Setup of wip/harbor:
==> flow/design.v <==
module fullreg #(  parameter N = 16 )(
    input [N-1:0] d,
    output reg [N-1:0] q,
    input clk,
    input en,
    input clr,  
    input rst   
    );
always @(posedge clk,posedge rst) begin
    if(rst)
        q<=0;
    else    
    if(en==1)begin
        if(clr)
            q<=0;
        else
            q<=d;
    end
end
endmodule
module exp_adder_bias (
    input  wire [7:0] exp1,    
    input  wire [7:0] exp2,    
    output wire [7:0] exp_out  
);
    wire [8:0] sum;            
    wire [8:0] sum_minus_bias;
    assign sum = exp1 + exp2;
    assign sum_minus_bias = sum - 9'd127;
    assign exp_out = sum_minus_bias[7:0];
endmodule
module exp_normalizer (
    input  wire        msb_mult,    
    input  wire [7:0]  exp_in,      
    output wire [7:0]  exp_out      
);
    assign exp_out = msb_mult ? (exp_in + 8'd1) : exp_in;
endmodule
module mantissa_normalizer (
    input  wire [47:0] mult_out,    
    output wire [23:0] mant_out     
);
    assign mant_out = mult_out[47] ? 
                      mult_out[47:24] : 
                      mult_out[46:23];
endmodule
module mult24 (
    input  wire [23:0] a,    
    input  wire [23:0] b,    
    output wire [47:0] p     
);
    assign p = $unsigned(a) * $unsigned(b);
endmodule
module fp32mult (
    input  wire [31:0] x1,
    input  wire [31:0] x2,
    input  wire        en,
    input  wire        rst,
    input  wire        clk,
    output wire [31:0] y,
    output wire        ready
);
    wire [31:0] x1_reg;
    wire [31:0] x2_reg;
    fullreg #(32) reg_x1 (.clk(clk), .rst(rst), .clr(1'b0), .en(en), .d(x1), .q(x1_reg));
    fullreg #(32) reg_x2 (.clk(clk), .rst(rst), .clr(1'b0), .en(en), .d(x2), .q(x2_reg));
    wire sign1 = x1_reg[31];
    wire sign2 = x2_reg[31];
    wire [7:0] exp1 = x1_reg[30:23];
    wire [7:0] exp2 = x2_reg[30:23];
    wire [23:0] mant1 = {1'b1, x1_reg[22:0]};  
    wire [23:0] mant2 = {1'b1, x2_reg[22:0]};
    wire sign_result = sign1 ^ sign2;
    wire [7:0] exp_sum;
      wire en_d1;
    wire en_d2;
    exp_adder_bias exp_add_inst (
        .exp1(exp1),
        .exp2(exp2),
        .exp_out(exp_sum)
    );
    wire [47:0] mant_product;
    mult24 mult_inst (
        .a(mant1),
        .b(mant2),
        .p(mant_product)
    );
    wire [7:0] exp_norm;
    exp_normalizer exp_norm_inst (
        .msb_mult(mant_product[47]),
        .exp_in(exp_sum),
        .exp_out(exp_norm)
    );
    wire [23:0] mant_norm;
    mantissa_normalizer mant_norm_inst (
        .mult_out(mant_product),
        .mant_out(mant_norm)
    );
    wire [31:0] result_comb;
    assign result_comb = {sign_result, exp_norm, mant_norm[22:0]};
    fullreg #(32) reg_out (
        .clk(clk),
        .rst(rst),
        .clr(1'b0),
        .en(en_d1),
        .d(result_comb),
        .q(y)
    );
    fullreg #(1) reg_en_stage1 (
        .clk(clk),
        .rst(rst),
        .clr(1'b0),
        .en(1'b1),
        .d(en),
        .q(en_d1)
    );
    fullreg #(1) reg_en_stage2 (
        .clk(clk),
        .rst(rst),
        .clr(1'b0),
        .en(1'b1),
        .d(en_d1),
        .q(en_d2)
    );
    assign ready = en_d2;
endmodule
export LEC_CHECK = 0
export CAP_MARGIN = 20
export CORE_MARGIN = 2
export CORE_UTILIZATION = 72
export CTS_CLUSTER_SIZE = 77
export HOLD_SLACK_MARGIN = -0.04
export MAX_ROUTING_LAYER = met4
export PLACE_DENSITY_LB_ADDON = 0.08
export SETUP_SLACK_MARGIN = 2.07
export SLEW_MARGIN = 20
create_clock -name core_clock -period 7.0 [get_ports {clk}]
run.sh (not shown) runs the stock make flow with config.mk's settings and CLKGATE_MAP_FILE=.
In wip/harbor the implementation ran to completion but is not tape-out ready, as the final checks report setup timing.
Changes in wip/amber relative to wip/harbor:
# wip/harbor
export LEC_CHECK = 0
export CAP_MARGIN = 20
export CORE_MARGIN = 2
export CORE_UTILIZATION = 72
export CTS_CLUSTER_SIZE = 77
export HOLD_SLACK_MARGIN = -0.04
export MAX_ROUTING_LAYER = met4
export PLACE_DENSITY_LB_ADDON = 0.08
export SETUP_SLACK_MARGIN = 2.07
export SLEW_MARGIN = 20
create_clock -name core_clock -period 7.0 [get_ports {clk}]
# wip/amber
export LEC_CHECK = 0
export CAP_MARGIN = 20
export CORE_ASPECT_RATIO = 0.92
export CORE_MARGIN = 2
export CORE_UTILIZATION = 72
export CTS_CLUSTER_SIZE = 82
export PLACE_DENSITY_LB_ADDON = 0.08
export SETUP_SLACK_MARGIN = 1.96
export SLEW_MARGIN = 20
create_clock -name core_clock -period 6.81 [get_ports {clk}]
To summarise wip/amber: no stage aborted, but the layout did not pass its checks, failing on setup timing. Compared to wip/harbor, wip/amber shows a narrower setup margin. Total instance count after detailed placement went up by a few percent going from wip/harbor to wip/amber. Global-route wire length before repair (wip/amber vs. wip/harbor) increases by a few percent.
Input-level comparison between wip/garnet and wip/amber:
# wip/amber
export LEC_CHECK = 0
export CAP_MARGIN = 20
export CORE_ASPECT_RATIO = 0.92
export CORE_MARGIN = 2
export CORE_UTILIZATION = 72
export CTS_CLUSTER_SIZE = 82
export PLACE_DENSITY_LB_ADDON = 0.08
export SETUP_SLACK_MARGIN = 1.96
export SLEW_MARGIN = 20
create_clock -name core_clock -period 6.81 [get_ports {clk}]
# wip/garnet
export LEC_CHECK = 0
export CAP_MARGIN = 20
export CORE_MARGIN = 2
export CORE_UTILIZATION = 72
export CTS_CLUSTER_SIZE = 77
export MAX_ROUTING_LAYER = met4
export PLACE_DENSITY_LB_ADDON = 0.08
export SETUP_SLACK_MARGIN = 2.07
export SLEW_MARGIN = 20
export TNS_END_PERCENT = 5
create_clock -name core_clock -period 6.98 [get_ports {clk}]
wip/garnet: flow complete, layout not clean; failing: setup timing. For insertion delay to the later sink of the worst-skew pair, wip/amber and wip/garnet come out practically identical. wip/garnet ended with more fmax than wip/amber. Of wip/garnet and wip/amber, it is wip/garnet that has the lower post-route clock period utilization. Between wip/amber and wip/garnet, the required time of the worst setup path is higher for wip/garnet. Clock skew sits lower in wip/garnet than in wip/amber.

RTL: the design.v shown in full above, as it stands there.
make LEC_CHECK=0 CAP_MARGIN=35 CORE_MARGIN=2 CORE_UTILIZATION=41 CTS_CLUSTER_DIAMETER=366 CTS_CLUSTER_SIZE=100 GPL_ROUTABILITY_DRIVEN=1 MIN_ROUTING_LAYER=met1 SLEW_MARGIN=20 TNS_END_PERCENT=10 finish   # period 12.4 ns
Edit:
CORE_UTILIZATION = 71   (was 41)
CTS_CLUSTER_DIAMETER = default   (was 366)
CTS_CLUSTER_SIZE = default   (was 100)
PLACE_DENSITY_LB_ADDON = 0.02   (was default)
TNS_END_PERCENT = 95   (was 10)
clock period = 7.19 ns   (was 12.4 ns; I/O delays follow)
=>
- The new run completed with no timing, DRC or antenna violations
- sequential share of layout area goes down by 0.36 points
- wire length goes down by about 1.8%
- clock skew goes up by 0.0034 ns
- final cell count goes down by 4.5%
Edit:
CAP_MARGIN = 20   (was 35)
CORE_UTILIZATION = 50   (was 71)
GPL_ROUTABILITY_DRIVEN = default   (was 1)
MIN_ROUTING_LAYER = default   (was met1)
PLACE_DENSITY_LB_ADDON = default   (was 0.02)
TNS_END_PERCENT = default   (was 95)
clock period = 8.69 ns   (was 7.19 ns; I/O delays follow)
- setup slack gains 0.36 ns
- non-clock buffer count drops by 153
- area after synthesis stays the same
- count of clock-buffer cells in the layout went down by 1
Edit:
CORE_UTILIZATION = 72   (was 50)
PLACE_DENSITY_LB_ADDON = 0.08   (was default)
clock period = 7.14 ns   (was 8.69 ns; I/O delays follow)
Effect:
- This time the run produced a layout that fails on negative setup slack
- non-clock buffer count came out higher by 166
- die area came out lower by 30%
- final cell count came out lower by 0.94%
- routed wire length came out higher by 9.9%
- critical path depth is unchanged
- design area came out higher by 7.9%
- clock-buffer cell count came out higher by 1
- first-iteration DRC count came out higher by 110%
- via count came out higher by 13%
- sequential share of layout area came out lower by 0.56 points

Setup of job 6935:
RTL: the design.v shown in full above, as it stands there.
make LEC_CHECK=0 CAP_MARGIN=20 CORE_ASPECT_RATIO=0.5 CORE_MARGIN=2 CORE_UTILIZATION=56 CTS_CLUSTER_DIAMETER=200 CTS_CLUSTER_SIZE=100 SLEW_MARGIN=20 TNS_END_PERCENT=25 finish   # period 10.0 ns
For job 2526, these inputs were changed with respect to job 6935:
==> flow/config.mk <==
export PLATFORM = sky130hd
export DESIGN_NAME = fp32mult
export DESIGN_NICKNAME = fp32mult
export VERILOG_FILES = /design/flow/design.v
export SDC_FILE = /design/flow/constraint.sdc
export NUM_CORES = 4
export LEC_CHECK = 0
export CAP_MARGIN = 20
export CORE_MARGIN = 9
export CORE_UTILIZATION = 40
export CTS_CLUSTER_DIAMETER = 116
export CTS_CLUSTER_SIZE = 66
export GPL_ROUTABILITY_DRIVEN = 1
export HOLD_SLACK_MARGIN = -0.03
export MAX_ROUTING_LAYER = met4
export PLACE_DENSITY_LB_ADDON = 0.17
export SLEW_MARGIN = 5
export TNS_END_PERCENT = 45
==> comparison <==
- Re total half-perimeter wirelength after legalization and detailed placement: job 6935 was lower than job 2526.
- Of job 2526 and job 6935, the run reporting the higher actual transition at the worst max-transition pin was job 2526.
- Going from job 6935 to job 2526, the total of plain and repair buffers excluding clock buffers was found to have gone up by about 4%.
- Diff job 6935 -> job 2526: buffering overhead rose by 0.18 points; final core area utilization now smaller.
- Job 2526 gives more share of the clock period used by the worst path after layout than job 6935 did.
- Job 2526 ended with more average routed wire per standard cell than job 6935.
- On job 2526: met1 capacity usage during global routing is 17 points lower than what job 6935 gave.
- Diff job 6935 -> job 2526: worst-case setup slack after placement fell by 0.38 ns; global-route usage fell by 9.9 points; total non-filler cell area in the finished layout rose by 1.3%.
Input changes introduced in job 2562 (baseline for comparison: job 2526):
==> flow/config.mk <==
export PLATFORM = sky130hd
export DESIGN_NAME = fp32mult
export DESIGN_NICKNAME = fp32mult
export VERILOG_FILES = /design/flow/design.v
export SDC_FILE = /design/flow/constraint.sdc
export NUM_CORES = 4
export LEC_CHECK = 0
export ABC_AREA = 0
export CAP_MARGIN = 20
export CELL_PAD_IN_SITES_GLOBAL_PLACEMENT = 1
export CORE_ASPECT_RATIO = 1.48
export CORE_MARGIN = 10
export CORE_UTILIZATION = 48
export CTS_CLUSTER_SIZE = 45
export SLEW_MARGIN = 25
--- outcome ---
- Row wire length of the first global-routing pass: job 2562 higher / job 2526 lower
- [job 2562 vs job 2526] total number of vias: higher in job 2562
- The lower sequential share of cell area came out of job 2526.
- Both conditions hold for job 2562: the flow ran to the end and the final layout passed the timing, DRC and antenna checks.

run A:
RTL: the design.v shown in full above, as it stands there.
make LEC_CHECK=0 CAP_MARGIN=35 CORE_MARGIN=2 CORE_UTILIZATION=72 GPL_ROUTABILITY_DRIVEN=1 MAX_ROUTING_LAYER=met4 MIN_ROUTING_LAYER=met1 PLACE_DENSITY=0.64 SETUP_SLACK_MARGIN=2.11 SLEW_MARGIN=20 TNS_END_PERCENT=95 finish   # period 12.4 ns
Here is what was changed in the inputs of run B compared with run A.
Settings: clearing TNS_END_PERCENT, which used to be 95; clearing MIN_ROUTING_LAYER, which used to be met1; swapping 35 for 20 in CAP_MARGIN; clearing SETUP_SLACK_MARGIN, which used to be 2.11; clearing PLACE_DENSITY, which used to be 0.64; clearing GPL_ROUTABILITY_DRIVEN, which used to be 1; putting PLACE_DENSITY_LB_ADDON at 0.06 where nothing was set; swapping 12.4 for 6.78 in the clock period (ns, I/O delays scaled along).
Notes after the runs:
No crash in run B: every stage finished, but the layout fails its final checks due to negative setup slack. Run B: fraction of area in registers lower than run A. Total setup buffers inserted after CTS in run B is 60 higher than in run A. Run B vs run A — count of non-CTS buffers in the layout climbed by more than 100%. Taking run A as the reference, in run B clock-buffer cell count +1, minimum clock period dropped 1.15 ns, layout overhead on the synthesized area +14 points, count of input and output buffers comparable.
The following lists how run C was set up differently from run B:
Settings: CORE_UTILIZATION changed from 72 to 40; MAX_ROUTING_LAYER removed (was met4); PLACE_DENSITY_LB_ADDON removed (was 0.06); SETUP_SLACK_MARGIN newly set to 0.9; the clock period (ns, I/O delays scaled along) changed from 6.78 to 8.69.
Notes after the runs:
Run C: all stages complete, timing, DRC and antenna checks passed. Comparing highest attainable clock frequency for run C and run B, the smaller number came from run C. Comparing run C and run B, half-perimeter wire length after detailed placement is lower on run B. Non-clock buffer instance count of the final layout: lower on run C. Core area: run C > run B. [run C vs run B] sequential fraction of total cell area: higher in run C. Setup slack after placement in run C vs run B: up 1.08 ns. Changes observed in run C relative to run B: buffer share of cell area decreased by 8.5 points relative to the old numbers, clock-cell share of area increased by 0.26 points relative to the old numbers, clock buffer instance count of the final layout decreased by 1 relative to the old numbers.
Here is what was changed in the inputs of run D compared with run C.
Settings: SETUP_SLACK_MARGIN no longer set, was 0.9; the clock period (ns, I/O delays scaled along) now 10.0, was 8.69.
[summary]
Between run D and run C, it is run D whose total cell area at the placement stage is lower, by 0.86%.
[run D vs run C] sum of routed wire segments on met1: lower in run D
Taking run C as the reference, in run D first-iteration detailed-routing DRC count -75, per-cell via count in the routed design +0.037, detailed-placement wirelength estimate -about 4%.
Fraction of the cycle the final worst path needs is lower on run D
Reported for run C and run D, clock tree buffer count of the final layout turned out identical to the last digit.
Input changes introduced in run E (baseline for comparison: run D):
Settings: CTS_CLUSTER_SIZE: unset -> 100; TNS_END_PERCENT: unset -> 20; CTS_CLUSTER_DIAMETER: unset -> 200; CORE_UTILIZATION: 40 -> 32.
## What came out
The final non-filler cell total number comes out lower for run D vs run E.
Relative to run D, critical path depth has increased by 4.2% in run E.
Run E completed; timing, DRC and antenna clean

// fp32mult: RTL as listed in full above, without the edits since
Settings: LEC_CHECK=0, CAP_MARGIN=35, CORE_MARGIN=2, CORE_UTILIZATION=72, GPL_ROUTABILITY_DRIVEN=1, MIN_ROUTING_LAYER=met1, PLACE_DENSITY=0.59, SETUP_SLACK_MARGIN=-0.43, SLEW_MARGIN=20, TNS_END_PERCENT=95; clock period 5.74 ns.
The starting point reached the layout checks and failed them: setup timing.
Change:
- PLACE_DENSITY: 0.59 -> default
- PLACE_DENSITY_LB_ADDON: default -> 0.26
- SETUP_SLACK_MARGIN: -0.43 -> default
- clock period: 5.74 -> 6.07 ns (I/O delays scaled with it)
After rerunning: The new run completed, yet does not pass: setup timing; count of clock-buffer cells in the layout rises by 1; setup slack improved by 0.16 ns; non-clock buffer count fell by 7; utilization went down by 0.44 points; fmax came out lower by 2.2%; synthesized cell count is unchanged; wire length goes up by about 18%; die size stays the same; clock skew hardly moves.

// fp32mult: RTL as listed in full above, without the edits since
clock: 5.56 ns
lec_check: 0
cap_margin: 20
core_margin: 2
core_utilization: 72
cts_cluster_diameter: 374
cts_cluster_size: 99
place_density: 0.36
slew_margin: 20
tns_end_percent: 5
The starting point produced a layout that fails on negative setup slack.
Change:
- CORE_UTILIZATION: 72 -> 65
- CTS_CLUSTER_DIAMETER: 374 -> default
- CTS_CLUSTER_SIZE: 99 -> default
- PLACE_DENSITY: 0.36 -> default
- TNS_END_PERCENT: 5 -> default
- clock period: 5.56 -> 6.81 ns (I/O delays scaled with it)
- The changed run completed, yet does not pass: negative setup slack
- critical path depth climbs by 1
- worst setup slack improves by 1300 ps
- cell area increases by a few percent
- maximum frequency hardly moves
